## array_mult_top
module array_mult_top (
    input             clk,
    input      [15:0] a,
    input      [15:0] b,
    output reg [31:0] p
);
clock: 13.6 ns
lec_check: 0
cap_margin: 20
core_margin: 2
core_utilization: 59
setup_slack_margin: 2.76
slew_margin: 20
run.sh (not shown) runs the stock make flow with config.mk's settings and CLKGATE_MAP_FILE=.
The first run produced a layout that fails on negative setup slack.
Edit:
Settings changed: CORE_UTILIZATION 59 to 71, PLACE_DENSITY_LB_ADDON set to 0.01, SETUP_SLACK_MARGIN 2.76 to not set.
Clock period 13.6 ns to 16.1 ns, I/O delays scaled along.
The changed run reached the layout checks and failed them: negative setup slack.
Setup slack gets better by 2.4 ns.
Area after synthesis does not change.
Count of clock-buffer cells in the layout went up by 1.
Design area drops slightly.
Via count is higher by a few percent.
Register-to-register slack gets better by 2.4 ns.
First-iteration DRC count went up by well over a third.
Flip-flop count does not change.
Die size shrinks by about a fifth.


Setup of run A:
array_mult_top again, from the RTL that the note above started with.
clock: 10.9 ns
lec_check: 0
abc_area: 1
cap_margin: 20
core_margin: 2
core_utilization: 72
cts_cluster_size: 73
place_density: 0.38
setup_slack_margin: 2.58
slew_margin: 20
tns_end_percent: 20
Ran to the end and failed final checks on setup timing: run A.
> inputs changed (run A -> run B)
==> flow/config.mk <==
export PLATFORM = sky130hd
export DESIGN_NAME = array_mult_top
export DESIGN_NICKNAME = array_mult_top
export VERILOG_FILES = /design/flow/design.v
export SDC_FILE = /design/flow/constraint.sdc
export NUM_CORES = 4
export LEC_CHECK = 0
export CAP_MARGIN = 20
export CORE_MARGIN = 2
export CORE_UTILIZATION = 40
export PLACE_DENSITY = 0.6
export SLEW_MARGIN = 20
==> flow/constraint.sdc <==
create_clock -name core_clock -period 20.4 [get_ports {clk}]
set_input_delay 4.0800 -clock core_clock [delete_from_list [all_inputs] [get_ports {clk}]]
set_output_delay 4.0800 -clock core_clock [all_outputs]
set_load 0.01 [all_outputs]
--- outcome ---
- Run B | status: complete | timing, DRC, antenna: pass
- Run A -> stages 100% | layout checks FAIL | setup timing
- Going from run A to run B, inverter count of the layout excluding clock inverters fell 224, non-clock buffer count fell 32%, post-synth area from yosys stat fell 7.5%.
Setup changes, run B to run C
diff --git a/flow/config.mk b/flow/config.mk
--- a/flow/config.mk
+++ b/flow/config.mk
@@ -7,5 +7,6 @@
 export LEC_CHECK = 0
+export ABC_AREA = 1
 export CAP_MARGIN = 20
 export CORE_MARGIN = 2
-export CORE_UTILIZATION = 40
+export CORE_UTILIZATION = 72
 export PLACE_DENSITY = 0.6
==> flow/constraint.sdc <==
create_clock -name core_clock -period 18.9 [get_ports {clk}]
set_input_delay 3.7800 -clock core_clock [delete_from_list [all_inputs] [get_ports {clk}]]
set_output_delay 3.7800 -clock core_clock [all_outputs]
set_load 0.01 [all_outputs]
Results
Summary of run C over run B: largest incremental delay on the critical path was more or less identical; setup slack after layout went down by 0.81 ns; synthesized area went up by 8.1%; total number of placement rows went down by 23%; insertion delay to the later sink of the worst-skew pair was more or less identical. Layout checks on run C: not met. Flow itself completed; violations: setup timing.
The following lists how run D was set up differently from run C:
diff --git a/flow/config.mk b/flow/config.mk
--- a/flow/config.mk
+++ b/flow/config.mk
@@ -7,6 +7,5 @@
 export LEC_CHECK = 0
-export ABC_AREA = 1
 export CAP_MARGIN = 20
 export CORE_MARGIN = 2
-export CORE_UTILIZATION = 72
+export CORE_UTILIZATION = 18
 export PLACE_DENSITY = 0.6
==> flow/constraint.sdc <==
create_clock -name core_clock -period 24.6 [get_ports {clk}]
set_input_delay 4.9200 -clock core_clock [delete_from_list [all_inputs] [get_ports {clk}]]
set_output_delay 4.9200 -clock core_clock [all_outputs]
set_load 0.01 [all_outputs]
Results
For run D, the cell with the largest stage delay on the worst path was sky130_fd_sc_hd__dfxtp_1, unlike run C, where it was sky130_fd_sc_hd__fa_2. Run D completed; timing, DRC and antenna clean. Looking at overall routed net length across both flows, run D is the stronger of the two, with run C trailing. Final hold violation count came out exactly the same in run C and run D. Re fmax: run C and run D aren't equal, and the lower value belongs to run D.


Starting RTL as in the previous note.
Settings: LEC_CHECK=0, CAP_MARGIN=20, CORE_MARGIN=2, CORE_UTILIZATION=70, CTS_CLUSTER_DIAMETER=380, CTS_CLUSTER_SIZE=15, SETUP_SLACK_MARGIN=-0.84, SLEW_MARGIN=20; clock period 9.2 ns.
The starting point finished with setup timing left.
Change:
CORE_UTILIZATION = 55   (was 70)
CTS_CLUSTER_DIAMETER = default   (was 380)
CTS_CLUSTER_SIZE = default   (was 15)
PLACE_DENSITY = 0.6   (was default)
SETUP_SLACK_MARGIN = default   (was -0.84)
clock period = 19.6 ns   (was 9.2 ns; I/O delays follow)
Now the flow ran to the end with no violations.
Via count goes down by about 5.4%.
Fmax went down by about 2%.
First-iteration DRC count went down by 69%.
Synthesized area does not change.
Die size grows by 26%.
Final area fell by 2.5%.
Global-route usage went down by 9.2 points.
Setup slack gets better by 10000 ps.
Synthesized cell count stays the same.
Change:
CELL_PAD_IN_SITES_DETAIL_PLACEMENT = 2   (was default)
CORE_ASPECT_RATIO = 1.92   (was default)
CORE_UTILIZATION = 40   (was 55)
PLACE_DENSITY = default   (was 0.6)
clock period = 20.0 ns   (was 19.6 ns; I/O delays follow)
Outcome: The changed run produced a clean layout. Worst setup slack gets worse by 35 ps. Hold slack got worse by 11 ps. Utilization drops by 18 points. Cell area stays flat. First-iteration DRC count increases by well over a third. Via count climbs by a little under a tenth. Clock skew is about the same. Non-clock buffer count goes down by 6. Cell count increases by a little under a tenth.
Change:
CORE_ASPECT_RATIO = 1.18   (was 1.92)
CTS_CLUSTER_DIAMETER = 274   (was default)
CTS_CLUSTER_SIZE = 74   (was default)
MIN_ROUTING_LAYER = met2   (was default)
SLEW_MARGIN = 30   (was 20)
TNS_END_PERCENT = 10   (was default)
=> This time the run completed and failed the layout checks on setup timing. Sequential share of layout area increases by 0.11 points. Die size hardly moves. Cell area went down by about 0.8%. Hold slack improves by 120 ps. Maximum frequency falls by about 2.3%. Global-route usage rises by 13 points. Wire length grows by 5.5%. Cell count rises by 0.30%. Synthesized cell count is unchanged. Worst setup slack is worse by 470 ps. Clock-buffer cell count is higher by 2.
